==> trial 76: inputs <==
==> flow/design.v <==
module alu_design #(parameter W = 16, parameter N = 4) ( 
  clock, reset, CE, INP_valid, MODE, CMD, OPA, OPB, CIN, ERR, RES, OV, COUT, G, L, E);
  input clock;
  input reset;
  input CE;                     
  input [1:0] INP_valid;       
  input MODE;                  
  input [N-1:0] CMD;           
  input [W-1:0] OPA;           
  input [W-1:0] OPB;           
  input CIN;                   
  output reg ERR;              
  output reg [2*W-1:0] RES;    
  output reg OV;               
  output reg COUT;             
  output reg G;                
  output reg L;                
  output reg E;                
parameter SHIFT_W = $clog2(W);
reg [W-1:0] opa_r, opb_r;
reg [N-1:0] cmd_r;
reg [1:0] valid_r;
reg mode_r, cin_r;
reg [2*W - 1:0] res_comb;
reg cout_comb, ov_comb, g_comb, l_comb, e_comb, err_comb;
reg [SHIFT_W-1:0] shift_amount;
always @(posedge clock or posedge reset) begin
  if (reset) begin
    opa_r   <= 0;
    opb_r   <= 0;
    cmd_r   <= 0;
    valid_r <= 0;
    mode_r  <= 0;
    cin_r   <= 0;
  end else if (CE) begin
    opa_r   <= OPA;
    opb_r   <= OPB;
    cmd_r   <= CMD;
    valid_r <= INP_valid;
    mode_r  <= MODE;
    cin_r   <= CIN;
  end
end
always @(*) begin
  res_comb  = 0;
  cout_comb = 0;
  ov_comb   = 0;
  g_comb    = 0;
  l_comb    = 0;
  e_comb    = 0;
  err_comb  = 0;
  shift_amount = 0;
  if (mode_r) begin  
    case (valid_r)
      2'b01: begin  
        case (cmd_r)
          4'b0100: begin
            res_comb  = opa_r + 1;
            cout_comb = res_comb[W];
          end
          4'b0101: begin
            res_comb = opa_r - 1;
            ov_comb  = res_comb[W];
          end
          default: err_comb = 1;
        endcase
      end
      2'b10: begin  
        case (cmd_r)
          4'b0110: begin
            res_comb  = {{W{1'b0}}, opb_r + 1};
            cout_comb = res_comb[W];
          end
          4'b0111: begin
            res_comb = {{W{1'b0}}, opb_r - 1};
            ov_comb  = res_comb[W];
          end
          default: err_comb = 1;
        endcase
      end
      2'b11: begin  
        case (cmd_r)
          4'b0000: begin
            res_comb = opa_r + opb_r;
            cout_comb = res_comb[W];
          end
          4'b0001: begin
            res_comb = opa_r - opb_r;
            ov_comb = (opa_r < opb_r);
          end
          4'b0010: begin
            res_comb = opa_r + opb_r + cin_r;
            cout_comb = res_comb[W];
          end
          4'b0011: begin
            res_comb = opa_r - opb_r - cin_r;
            ov_comb = (opa_r < (opb_r + cin_r));
          end
          4'b1000: begin  
            if (opa_r == opb_r) begin
              e_comb = 1;
              g_comb = 0;
              l_comb = 0;
            end
            else if (opa_r > opb_r) begin
              e_comb = 0;
              g_comb = 1;
              l_comb = 0;
            end
            else begin
              e_comb = 0;
              g_comb = 0;
              l_comb = 1;
            end
          end
          4'b1001:   res_comb = (opa_r + 1) * (opb_r + 1);
          4'b1010: res_comb = (opa_r << 1) * opb_r;
          4'b1011: begin  
                   res_comb = $signed(opa_r) + $signed(opb_r);
                   ov_comb = (($signed(opa_r) > 0 && $signed(opb_r) > 0 && $signed(res_comb[W-1:0]) <= 0) ||
                             ($signed(opa_r) < 0 && $signed(opb_r) < 0 && $signed(res_comb[W-1:0]) >= 0));
                  if ($signed(opa_r) == $signed(opb_r)) begin
                    e_comb = 1;
                    g_comb = 0;
                    l_comb = 0;
                  end
                  else if ($signed(opa_r) > $signed(opb_r)) begin
                    e_comb = 0;
                    g_comb = 1;
                    l_comb = 0;
                  end
                  else begin
                    e_comb = 0;
                    g_comb = 0;
                    l_comb = 1;
                  end
          end
          4'b1100: begin  
                   res_comb = $signed(opa_r) - $signed(opb_r);
                   ov_comb = (($signed(opa_r) >= 0 && $signed(opb_r) < 0 && $signed(res_comb[W-1:0]) < 0) ||
                             ($signed(opa_r) < 0 && $signed(opb_r) >= 0 && $signed(res_comb[W-1:0]) >= 0));
                   if ($signed(opa_r) == $signed(opb_r)) begin
                     e_comb = 1;
                     g_comb = 0;
                     l_comb = 0;
                   end
                   else if ($signed(opa_r) > $signed(opb_r)) begin
                     e_comb = 0;
                     g_comb = 1;
                     l_comb = 0;
                   end
                   else begin
                     e_comb = 0;
                     g_comb = 0;
                     l_comb = 1;
                  end
          end
          default: err_comb = 1;
        endcase
      end
      default: err_comb = 1;
    endcase
  end else begin  
    case (valid_r)
      2'b01: begin  
        case (cmd_r)
          4'b0110:   res_comb = {{W{1'b0}}, ~opa_r};
          4'b1000:  res_comb = {{W{1'b0}}, opa_r >> 1};
          4'b1001:  res_comb = {{W{1'b0}}, opa_r << 1};
          default: err_comb = 1;
        endcase
      end
      2'b10: begin  
        case (cmd_r)
          4'b0111:   res_comb = {{W{1'b0}}, ~opb_r};
          4'b1010:  res_comb = {{W{1'b0}}, opb_r >> 1};
          4'b1011:  res_comb = {{W{1'b0}}, opb_r << 1};
          default: err_comb = 1;
        endcase
      end
      2'b11: begin  
        case (cmd_r)
          4'b0000:   res_comb = {{W{1'b0}}, opa_r & opb_r};
          4'b0001:  res_comb = {{W{1'b0}}, ~(opa_r & opb_r)};
          4'b0010:    res_comb = {{W{1'b0}}, opa_r | opb_r};
          4'b0011:   res_comb = {{W{1'b0}}, ~(opa_r | opb_r)};
          4'b0100:   res_comb = {{W{1'b0}}, opa_r ^ opb_r};
          4'b0101:  res_comb = {{W{1'b0}}, ~(opa_r ^ opb_r)};
          4'b1100: begin  
            if (|opb_r[W-1:SHIFT_W+1])   
              err_comb = 1;
            else begin
              shift_amount = opb_r[SHIFT_W-1:0];
              res_comb = {{W{1'b0}}, (opa_r << shift_amount) | (opa_r >> (W - shift_amount))};
            end
          end
          4'b1101: begin  
            if (|opb_r[W-1:SHIFT_W+1])   
              err_comb = 1;
            else begin
              shift_amount = opb_r[SHIFT_W-1:0];
              res_comb = {{W{1'b0}}, (opa_r >> shift_amount) | (opa_r << (W - shift_amount))};
            end
          end
          default: err_comb = 1;
        endcase
      end
      default: err_comb = 1;
    endcase
  end
end
always @(posedge clock or posedge reset) begin
  if (reset) begin
    RES  <= 0;
    COUT <= 0;
    OV   <= 0;
    G    <= 0;
    L    <= 0;
    E    <= 0;
    ERR  <= 0;
  end else if (CE) begin
    RES  <= res_comb;
    COUT <= cout_comb;
    OV   <= ov_comb;
    G    <= g_comb;
    L    <= l_comb;
    E    <= e_comb;
    ERR  <= err_comb;
  end
end
endmodule
==> flow/run.sh <==
#!/bin/bash
# the make line also repeats each setting of config.mk as NAME=value (left out here)
make -C /OpenROAD-flow-scripts/flow DESIGN_CONFIG=/design/flow/config.mk WORK_HOME=/design/flow/orfs CLKGATE_MAP_FILE= finish
==> flow/config.mk <==
export PLATFORM = sky130hd
export DESIGN_NAME = alu_design
export DESIGN_NICKNAME = alu_design
export VERILOG_FILES = /design/flow/design.v
export SDC_FILE = /design/flow/constraint.sdc
export NUM_CORES = 4
export LEC_CHECK = 0
export CAP_MARGIN = 20
export CORE_MARGIN = 2
export CORE_UTILIZATION = 52
export PLACE_DENSITY = 0.6
export SLEW_MARGIN = 20
==> flow/constraint.sdc <==
create_clock -name core_clock -period 5.92 [get_ports {clock}]
set_input_delay 1.1840 -clock core_clock [delete_from_list [all_inputs] [get_ports {clock}]]
set_output_delay 1.1840 -clock core_clock [all_outputs]
set_load 0.01 [all_outputs]
==> inputs of trial 22, as changes to trial 76 <==
Settings changed: ABC_AREA set to 1, CORE_ASPECT_RATIO set to 1.9, CORE_UTILIZATION 52 to 40, CTS_CLUSTER_DIAMETER set to 385, CTS_CLUSTER_SIZE set to 94, HOLD_SLACK_MARGIN set to -0.09, PLACE_DENSITY 0.6 to 0.42.
==> flow/constraint.sdc (replaced) <==
create_clock -name core_clock -period 8.3 [get_ports {clock}]
set_input_delay 1.6600 -clock core_clock [delete_from_list [all_inputs] [get_ports {clock}]]
set_output_delay 1.6600 -clock core_clock [all_outputs]
set_load 0.01 [all_outputs]
==> comparison <==
Trial 76 produced a layout that fails on setup timing. Trial 22 went through all stages and came out clean.
In trial 22 the clock skew is higher than in trial 76, by 0.0093 ns.
Utilization: trial 76 is higher than trial 22 (22 points).
Between trial 22 and trial 76, the lower critical path depth is in trial 22 (gap 2).
Of trial 76 and trial 22, trial 22 has the higher synthesized area (gap 5.1%, measured against trial 22).
First-iteration DRC count: trial 76 is larger than trial 22 (about 74%).
Against trial 76, the sequential share of layout area of trial 22 is higher by 0.45 points.
==> figures <==
Compound Share, Synth: trial 76 16.2%; trial 22 12.5%
Nets@finish: trial 76 4993; trial 22 5541
Clk cell area share: trial 76 0.822%; trial 22 0.946%
Arithmetic-cell share of the synthesized area counting full adders, half adders and majority gates: trial 76 39.4%; trial 22 37.4%
Min Hold Slack: trial 76 0.518 ns; trial 22 0.479 ns
Result of the run: trial 76 complete, but fails checks; trial 22 no timing/DRC/antenna violations
Violated checks: trial 76 setup timing; trial 22 -
Post-Synth XOR/XNOR Area: trial 76 6.97%; trial 22 1.58%
Post-CTS sizing: trial 76 91; trial 22 0
Pre-CTS setup slack: trial 76 -1.92 ns; trial 22 0.684 ns
Antenna Cells: trial 76 10; trial 22 6
Setup Viol. Count Final: trial 76 25; trial 22 0


==> inputs of build 16 <==
RTL: the design.v shown in full above, as it stands there.
clock: 6.33 ns
lec_check: 0
cap_margin: 20
core_margin: 2
core_utilization: 65
setup_slack_margin: -0.61
slew_margin: 20
tns_end_percent: 5
run.sh (not shown) runs the stock make flow with config.mk's settings and CLKGATE_MAP_FILE=.
==> inputs of build 50, as changes to build 16 <==
==> flow/config.mk (replaced) <==
export PLATFORM = sky130hd
export DESIGN_NAME = alu_design
export DESIGN_NICKNAME = alu_design
export VERILOG_FILES = /design/flow/design.v
export SDC_FILE = /design/flow/constraint.sdc
export NUM_CORES = 4
export LEC_CHECK = 0
export ABC_AREA = 1
export CAP_MARGIN = 20
export CORE_MARGIN = 2
export CORE_UTILIZATION = 72
export CTS_CLUSTER_DIAMETER = 384
export CTS_CLUSTER_SIZE = 15
export HOLD_SLACK_MARGIN = 0.29
export PLACE_DENSITY_LB_ADDON = 0.14
export SETUP_SLACK_MARGIN = 0.9
export SLEW_MARGIN = 20
==> flow/constraint.sdc (replaced) <==
create_clock -name core_clock -period 4.4 [get_ports {clock}]
set_input_delay 0.8800 -clock core_clock [delete_from_list [all_inputs] [get_ports {clock}]]
set_output_delay 0.8800 -clock core_clock [all_outputs]
set_load 0.01 [all_outputs]
==> results <==
	build 50	build 16
Synthesis area per yosys	0.0315 mm2	0.0299 mm2
Cells after DPL	5,783	4,751
Unique cell type count in the Yosys netlist	64	82
Number of placement rows	76	78
X dimension of the die	213 um	218 um
Resized Gates After CTS	309	42
Number of nets at floorplan	5,506	4,543
Synthesized-area fraction occupied by ao, oa, aoi and oai cells	0.125	0.162
Share of synthesized cell area in full adder, half adder and majority cells	0.374	0.394
Initial standard-cell utilization of the core	0.731	0.658
Total die size	0.0454 mm2	0.0477 mm2
Status	stopped before the end	finished with violations
Stage where the flow stopped	global routing (5_1_grt)	-
Layout check failures	-	negative setup slack
Top cell type by instance count after synthesis	sky130_fd_sc_hd__nand2_1	sky130_fd_sc_hd__inv_1
GP Congestion	1.29	1.15
Synth Instances	4,772	3,809
Cells in synth_stat.txt	4,772	3,809
Mux frac, synth	0.000318	0.0339
Netlist Area Pre-Place	0.0315 mm2	0.0299 mm2
Total cell area at the placement stage	0.0369 mm2	0.0346 mm2
Core Footprint	0.0431 mm2	0.0454 mm2
Area share of xor/xnor cells in the synthesized design	0.0158	0.0697
